==> flow/design.v <==
module ALU (
  input  logic [31:0] A, B,
  input  logic [3:0] ALUOp,
  output logic [31:0] Result,
  output logic Zero, Carry, Overflow, Negative
);
  logic [32:0] tmp;
  always_comb begin
    tmp = 33'd0;
    Carry = 0;
    Overflow = 0;
    case (ALUOp)
      4'b0000: begin  
        tmp = A + B;
        Result = tmp[31:0];
        Carry = tmp[32];
        Overflow = (~A[31] & ~B[31] & Result[31]) | (A[31] & B[31] & ~Result[31]);
      end
      4'b0001: begin  
        tmp = A - B;
        Result = tmp[31:0];
        Carry = tmp[32];
        Overflow = (A[31] & ~B[31] & ~Result[31]) | (~A[31] & B[31] & Result[31]);
      end
      4'b0010: Result = A & B;
      4'b0011: Result = A | B;
      4'b0100: Result = A ^ B;
      4'b0101: Result = ~A;
      4'b0110: Result = ~B;
      4'b0111: Result = A << B[4:0];
      4'b1000: Result = A >> B[4:0];
      4'b1001: Result = $signed(A) >>> B[4:0];
      default: Result = 32'd0;
    endcase
    Zero = (Result == 0);
    Negative = Result[31];
  end
endmodule
module ALUControl(
  input  logic [6:0] funct7,
  input  logic [2:0] funct3,
  input  logic [6:0] opcode,
  output logic [3:0] ALUOp
);
  always_comb begin
    case (opcode)
      7'b0110011: begin  
        case ({funct7, funct3})
          10'b0000000_000: ALUOp = 4'b0000;  
          10'b0100000_000: ALUOp = 4'b0001;  
          10'b0000000_111: ALUOp = 4'b0010;  
          10'b0000000_110: ALUOp = 4'b0011;  
          10'b0000000_100: ALUOp = 4'b0100;  
          10'b0000000_001: ALUOp = 4'b0111;  
          10'b0000000_101: ALUOp = 4'b1000;  
          10'b0100000_101: ALUOp = 4'b1001;  
          default: ALUOp = 4'b1111;
        endcase
      end
      default: ALUOp = 4'b1111;
    endcase
  end
endmodule
module InstructionDecoder(
  input  logic [31:0] instruction,
  output logic [6:0]  opcode,
  output logic [4:0]  rd,
  output logic [2:0]  funct3,
  output logic [4:0]  rs1,
  output logic [4:0]  rs2,
  output logic [6:0]  funct7
);
  assign opcode = instruction[6:0];
  assign rd     = instruction[11:7];
  assign funct3 = instruction[14:12];
  assign rs1    = instruction[19:15];
  assign rs2    = instruction[24:20];
  assign funct7 = instruction[31:25];
endmodule
module ALU_Pipeline(
  input  logic clk, rst,
  input  logic [31:0] A_in, B_in,
  input  logic [31:0] instr_in,
  output logic [31:0] Result_out,
  output logic Zero_out, Carry_out, Overflow_out, Negative_out
);
  logic [31:0] A_reg, B_reg;
  logic [3:0]  ALUOp;
  logic [31:0] instr_reg;
  logic [6:0] opcode, funct7;
  logic [4:0] rd, rs1, rs2;
  logic [2:0] funct3;
  logic [31:0] Result_comb;
  logic Zero_comb, Carry_comb, Overflow_comb, Negative_comb;
  always_ff @(posedge clk or posedge rst) begin
    if (rst) begin
      A_reg <= 0;
      B_reg <= 0;
      instr_reg <= 0;
    end else begin
      A_reg <= A_in;
      B_reg <= B_in;
      instr_reg <= instr_in;
    end
  end
  InstructionDecoder decoder (
    .instruction(instr_reg),
    .opcode(opcode),
    .rd(rd),
    .funct3(funct3),
    .rs1(rs1),
    .rs2(rs2),
    .funct7(funct7)
  );
  ALUControl control (
    .opcode(opcode),
    .funct3(funct3),
    .funct7(funct7),
    .ALUOp(ALUOp)
  );
  ALU alu_inst (
    .A(A_reg),
    .B(B_reg),
    .ALUOp(ALUOp),
    .Result(Result_comb),
    .Zero(Zero_comb),
    .Carry(Carry_comb),
    .Overflow(Overflow_comb),
    .Negative(Negative_comb)
  );
  always_ff @(posedge clk or posedge rst) begin
    if (rst) begin
      Result_out <= 0;
      Zero_out <= 0;
      Carry_out <= 0;
      Overflow_out <= 0;
      Negative_out <= 0;
    end else begin
      Result_out <= Result_comb;
      Zero_out <= Zero_comb;
      Carry_out <= Carry_comb;
      Overflow_out <= Overflow_comb;
      Negative_out <= Negative_comb;
    end
  end
endmodule
clock: 7.0 ns
lec_check: 0
abc_area: 1
cap_margin: 20
cell_pad_in_sites_global_placement: 1
core_aspect_ratio: 1.19
core_margin: 2
core_utilization: 50
cts_cluster_diameter: 332
cts_cluster_size: 90
place_density: 0.42
slew_margin: 20
tns_end_percent: 5
run.sh (not shown) runs the stock make flow with config.mk's settings and CLKGATE_MAP_FILE=.
Then changed:
==> flow/config.mk (replaced) <==
export PLATFORM = sky130hd
export DESIGN_NAME = ALU_Pipeline
export DESIGN_NICKNAME = ALU_Pipeline
export VERILOG_FILES = /design/flow/design.v
export SDC_FILE = /design/flow/constraint.sdc
export NUM_CORES = 4
export LEC_CHECK = 0
export CAP_MARGIN = 20
export CORE_MARGIN = 2
export CORE_UTILIZATION = 58
export SETUP_SLACK_MARGIN = 0.93
export SLEW_MARGIN = 20
==> flow/constraint.sdc (replaced) <==
create_clock -name core_clock -period 5.27 [get_ports {clk}]
set_input_delay 1.0540 -clock core_clock [delete_from_list [all_inputs] [get_ports {clk}]]
set_output_delay 1.0540 -clock core_clock [all_outputs]
set_load 0.01 [all_outputs]
The new run went through all stages and came out clean.
Worst hold slack improves by 3.1 ps.
Power rose by well over a third.
Routed wire length goes down by about a fifth.
Clock power increases by well over a third.

---

// ALU_Pipeline: RTL as listed in full above, without the edits since
clock: 3.98 ns
lec_check: 0
abc_area: 1
cap_margin: 20
core_margin: 2
core_utilization: 57
cts_cluster_diameter: 400
cts_cluster_size: 98
place_density: 0.38
setup_slack_margin: 0.93
slew_margin: 20
The baseline went through all stages and came out clean.
Rerun with:
Settings changed: ABC_AREA 1 to unset, CORE_ASPECT_RATIO set to 1.13, CORE_UTILIZATION 57 to 40, CTS_CLUSTER_DIAMETER 400 to unset, CTS_CLUSTER_SIZE 98 to unset, GPL_TIMING_DRIVEN set to 0, HOLD_SLACK_MARGIN set to 0.16, PLACE_DENSITY 0.38 to unset, SETUP_SLACK_MARGIN 0.93 to unset, SLEW_MARGIN 20 to 15.
Clock period 3.98 ns to 7.26 ns, I/O delays scaled along.
Outcome: Hold slack gains 0.10 ns; worst setup slack degrades by 0.31 ns; die size grows by about a fifth; cell count came out lower by a quarter to a third.
Rerun with:
Settings changed: CORE_ASPECT_RATIO 1.13 to unset, GPL_TIMING_DRIVEN 0 to unset, HOLD_SLACK_MARGIN 0.16 to unset, SLEW_MARGIN 15 to 20.
Clock period 7.26 ns to 7.0 ns, I/O delays scaled along.
=>
- setup slack gains 0.89 ns
- first-iteration DRC count increases by about 4%
- global-route usage decreases by 5.1 points
- clock skew increases by 0.016 ns
- via count decreases by about 5.6%
- sequential power increases by 6.9%
- routed wire length decreases by 12%
- sequential share of layout area increases by 0.45 points
Rerun with:
Settings changed: ABC_AREA set to 1, CELL_PAD_IN_SITES_GLOBAL_PLACEMENT set to 1, CORE_ASPECT_RATIO set to 1.19, CORE_UTILIZATION 40 to 45, CTS_CLUSTER_DIAMETER set to 326, CTS_CLUSTER_SIZE set to 90, PLACE_DENSITY_LB_ADDON set to 0.3, TNS_END_PERCENT set to 5.
- The changed run completed with no timing, DRC or antenna violations
- cell area climbs by 13%
- total power drops by 4.2%
- die size climbs by 2.6%
- first-iteration DRC count climbs by 28%
- worst setup slack is better by 1.3 ns
Rerun with:
Settings changed: ABC_AREA 1 to unset, CELL_PAD_IN_SITES_GLOBAL_PLACEMENT 1 to unset, CORE_ASPECT_RATIO 1.19 to unset, CORE_UTILIZATION 45 to 58, CTS_CLUSTER_DIAMETER 326 to 40, CTS_CLUSTER_SIZE 90 to 86, PLACE_DENSITY_LB_ADDON 0.3 to unset, SETUP_SLACK_MARGIN set to 0.89.
Clock period 7.0 ns to 3.57 ns, I/O delays scaled along.
What happened: The changed run ended with an error in global routing; area after synthesis goes down by 13%; die area falls by 32%; synthesized cell count falls by 42%.
Rerun with:
Settings changed: CORE_UTILIZATION 58 to 45, CTS_CLUSTER_DIAMETER 40 to unset, CTS_CLUSTER_SIZE 86 to unset, SETUP_SLACK_MARGIN 0.89 to unset, TNS_END_PERCENT 5 to unset.
Clock period 3.57 ns to 3.98 ns, I/O delays scaled along.
What happened: With this change the flow produced a layout that fails on negative setup slack. Area after synthesis is unchanged. Die size rises by 28%. Synthesized cell count stays the same.

---

// ALU_Pipeline: RTL as listed in full above, without the edits since
clock: 5.97 ns
lec_check: 0
cap_margin: 20
core_margin: 2
core_utilization: 31
slew_margin: 20
The baseline completed with no timing, DRC or antenna violations.
Next try:
Settings changed: CORE_UTILIZATION 31 to 40.
Effect: The changed run completed with no timing, DRC or antenna violations; non-clock buffer count decreases by 6; register-to-register slack improves by 0.12 ns; sequential power is higher by about 0.6%; cell area goes down by 1.7%; routed wire length went down by 4.8%; cell count fell by 6.2%; synthesized cell count does not change; worst hold slack is about the same.

---

// ALU_Pipeline: RTL as listed in full above, without the edits since
clock: 4.55 ns
lec_check: 0
cap_margin: 20
core_margin: 2
core_utilization: 56
setup_slack_margin: -0.33
slew_margin: 20
The starting point reached the layout checks and failed them: negative setup slack.
Next try:
- ABC_AREA: default -> 1
- CORE_ASPECT_RATIO: default -> 0.5
- CORE_UTILIZATION: 56 -> 69
- CTS_CLUSTER_DIAMETER: default -> 400
- CTS_CLUSTER_SIZE: default -> 100
- PLACE_DENSITY: default -> 0.35
- SETUP_SLACK_MARGIN: -0.33 -> default
- clock period: 4.55 -> 3.32 ns (I/O delays scaled with it)
Now the flow failed in global routing (5_1_grt), error GRT-0232.
Synthesized area is higher by about a fifth.
Die area is lower by a few percent.
Synthesized cell count is higher by well over a third.

---

RTL: the design.v shown in full above, as it stands there.
==> flow/config.mk <==
export PLATFORM = sky130hd
export DESIGN_NAME = ALU_Pipeline
export DESIGN_NICKNAME = ALU_Pipeline
export VERILOG_FILES = /design/flow/design.v
export SDC_FILE = /design/flow/constraint.sdc
export NUM_CORES = 4
export LEC_CHECK = 0
export CAP_MARGIN = 20
export CORE_MARGIN = 6
export CORE_UTILIZATION = 60
export CTS_CLUSTER_DIAMETER = 124
export CTS_CLUSTER_SIZE = 75
export GPL_ROUTABILITY_DRIVEN = 0
export MAX_ROUTING_LAYER = met4
export MIN_ROUTING_LAYER = met1
export PLACE_DENSITY = 0.36
export SLEW_MARGIN = 30
export TNS_END_PERCENT = 15
==> flow/constraint.sdc <==
create_clock -name core_clock -period 8.49 [get_ports {clk}]
set_input_delay 1.6980 -clock core_clock [delete_from_list [all_inputs] [get_ports {clk}]]
set_output_delay 1.6980 -clock core_clock [all_outputs]
set_load 0.01 [all_outputs]
The starting point produced a clean layout.
Edit:
--- a/flow/config.mk
+++ b/flow/config.mk
@@ -8,0 +9 @@
+export CORE_ASPECT_RATIO = 1.44
@@ -10,2 +11,2 @@
-export CORE_UTILIZATION = 60
-export CTS_CLUSTER_DIAMETER = 124
+export CORE_UTILIZATION = 49
+export CTS_CLUSTER_DIAMETER = 296
Clock-buffer cell count is unchanged.
Cell area increases by 0.45%.
Area after synthesis is unchanged.
Setup slack got worse by 0.057 ns.
Global-route usage went down by 3.5 points.
Via count fell by 2.4%.
Synthesized cell count is unchanged.
Sequential cell count stays the same.
Non-clock buffer count rose by 6.
Total power shrinks by about 2.6%.
Edit:
==> flow/config.mk (replaced) <==
export PLATFORM = sky130hd
export DESIGN_NAME = ALU_Pipeline
export DESIGN_NICKNAME = ALU_Pipeline
export VERILOG_FILES = /design/flow/design.v
export SDC_FILE = /design/flow/constraint.sdc
export NUM_CORES = 4
export LEC_CHECK = 0
export CAP_MARGIN = 20
export CORE_MARGIN = 2
export CORE_UTILIZATION = 57
export SLEW_MARGIN = 20
==> flow/constraint.sdc (replaced) <==
create_clock -name core_clock -period 3.33 [get_ports {clk}]
set_input_delay 0.6660 -clock core_clock [delete_from_list [all_inputs] [get_ports {clk}]]
set_output_delay 0.6660 -clock core_clock [all_outputs]
set_load 0.01 [all_outputs]
=> The changed run died in global routing with GRT-0232; synthesized area stays the same; die area drops by 21%; synthesized cell count is unchanged.
Edit:
--- a/flow/config.mk
+++ b/flow/config.mk
@@ -8 +8,2 @@
-export CAP_MARGIN = 20
+export CAP_MARGIN = 30
+export CELL_PAD_IN_SITES_GLOBAL_PLACEMENT = 2
@@ -10 +11,3 @@
-export CORE_UTILIZATION = 57
+export CORE_UTILIZATION = 40
+export CTS_CLUSTER_DIAMETER = 388
+export MAX_ROUTING_LAYER = met4
==> flow/constraint.sdc (replaced) <==
create_clock -name core_clock -period 7.0 [get_ports {clk}]
set_input_delay 1.4000 -clock core_clock [delete_from_list [all_inputs] [get_ports {clk}]]
set_output_delay 1.4000 -clock core_clock [all_outputs]
set_load 0.01 [all_outputs]
Result: The new run ran to the end with no violations; synthesized cell count stays the same; synthesized area does not change; die size grows by well over a third.

---

// ALU_Pipeline: RTL as listed in full above, without the edits since
Settings: LEC_CHECK=0, CAP_MARGIN=20, CORE_ASPECT_RATIO=1.44, CORE_MARGIN=6, CORE_UTILIZATION=49, CTS_CLUSTER_DIAMETER=296, CTS_CLUSTER_SIZE=75, GPL_ROUTABILITY_DRIVEN=0, HOLD_SLACK_MARGIN=0.06, MAX_ROUTING_LAYER=met4, MIN_ROUTING_LAYER=met1, PLACE_DENSITY=0.36, SETUP_SLACK_MARGIN=0.1, SLEW_MARGIN=30, TNS_END_PERCENT=15; clock period 8.49 ns.
Then changed:
ABC_AREA = 1   (was not set)
CAP_MARGIN = 5   (was 20)
CORE_ASPECT_RATIO = not set   (was 1.44)
CORE_UTILIZATION = 72   (was 49)
CTS_CLUSTER_DIAMETER = 124   (was 296)
CTS_CLUSTER_SIZE = 57   (was 75)
GPL_ROUTABILITY_DRIVEN = 1   (was 0)
HOLD_SLACK_MARGIN = -0.08   (was 0.06)
MIN_ROUTING_LAYER = met2   (was met1)
PLACE_DENSITY = 0.4   (was 0.36)
SETUP_SLACK_MARGIN = 1.4   (was 0.1)
TNS_END_PERCENT = not set   (was 15)
After rerunning: Now the flow never finished: it broke off in global routing; synthesized cell count climbs by 72%; synthesized area climbs by 15%; die size drops by 20%.
Then changed:
ABC_AREA = not set   (was 1)
CAP_MARGIN = 20   (was 5)
CORE_MARGIN = 2   (was 6)
CORE_UTILIZATION = 50   (was 72)
CTS_CLUSTER_DIAMETER = not set   (was 124)
CTS_CLUSTER_SIZE = not set   (was 57)
GPL_ROUTABILITY_DRIVEN = not set   (was 1)
HOLD_SLACK_MARGIN = not set   (was -0.08)
MAX_ROUTING_LAYER = not set   (was met4)
MIN_ROUTING_LAYER = not set   (was met2)
PLACE_DENSITY = not set   (was 0.4)
SETUP_SLACK_MARGIN = 0.93   (was 1.4)
SLEW_MARGIN = 20   (was 30)
clock period = 3.33 ns   (was 8.49 ns; I/O delays follow)
Now the flow finished with setup timing left.
Die size went up by 12%.
Area after synthesis went down by about 13%.
Synthesized cell count went down by about 40%.
Then changed:
CORE_UTILIZATION = 57   (was 50)
CTS_CLUSTER_DIAMETER = 400   (was not set)
CTS_CLUSTER_SIZE = 98   (was not set)
SETUP_SLACK_MARGIN = not set   (was 0.93)
clock period = 3.98 ns   (was 3.33 ns; I/O delays follow)
Result: The changed run completed, yet does not pass: setup timing. Hold slack gains 0.11 ns. Global-route usage goes up by 2.7 points. Fmax goes up by 0.66%. Combinational power goes down by 34%. Sequential share of layout area goes up by 2.3 points. Cell area goes down by 15%. Sequential power goes down by 18%. Synthesized area stays the same. Wire length goes down by 15%. Clock-buffer cell count goes up by 2.

---

RTL: the design.v shown in full above, as it stands there.
clock: 7.26 ns
lec_check: 0
abc_area: 1
cap_margin: 25
core_aspect_ratio: 1.13
core_margin: 2
core_utilization: 40
cts_cluster_diameter: 179
gpl_timing_driven: 0
hold_slack_margin: 0.24
max_routing_layer: met4
min_routing_layer: met2
setup_slack_margin: -0.07
slew_margin: 15
tns_end_percent: 20
The first run stopped in 5_1_grt with GRT-0116.
Change:
Settings changed: ABC_AREA 1 to default, CAP_MARGIN 25 to 30, CELL_PAD_IN_SITES_DETAIL_PLACEMENT from default to 2, CELL_PAD_IN_SITES_GLOBAL_PLACEMENT from default to 3, CORE_ASPECT_RATIO 1.13 to default, CORE_UTILIZATION 40 to 29, CTS_CLUSTER_DIAMETER 179 to 388, GPL_TIMING_DRIVEN 0 to default, HOLD_SLACK_MARGIN 0.24 to default, SETUP_SLACK_MARGIN -0.07 to default, SLEW_MARGIN 15 to 20, TNS_END_PERCENT 20 to default.
Clock period 7.26 ns to 7.0 ns, I/O delays scaled along.
Result:
- This time the run finished clean
- die area goes up by 19%
- area after synthesis fell by 13%
- synthesized cell count goes down by 42%
Change:
Settings changed: ABC_AREA from default to 1, CAP_MARGIN 30 to 20, CELL_PAD_IN_SITES_DETAIL_PLACEMENT 2 to default, CELL_PAD_IN_SITES_GLOBAL_PLACEMENT 3 to 0, CORE_ASPECT_RATIO from default to 1.19, CORE_UTILIZATION 29 to 50, CTS_CLUSTER_DIAMETER 388 to 332, CTS_CLUSTER_SIZE from default to 90, GPL_TIMING_DRIVEN from default to 0, MAX_ROUTING_LAYER met4 to default, MIN_ROUTING_LAYER met2 to default, PLACE_DENSITY from default to 0.42, SLEW_MARGIN 20 to 35, TNS_END_PERCENT from default to 5.
Effect: Cell area rises by 13%; worst setup slack improved by 1.1 ns; synthesized area came out higher by 15%; count of clock-buffer cells in the layout went down by 4; fmax rose by 19%.
Power figures rest on the tool's default switching activity, not on a simulated workload.
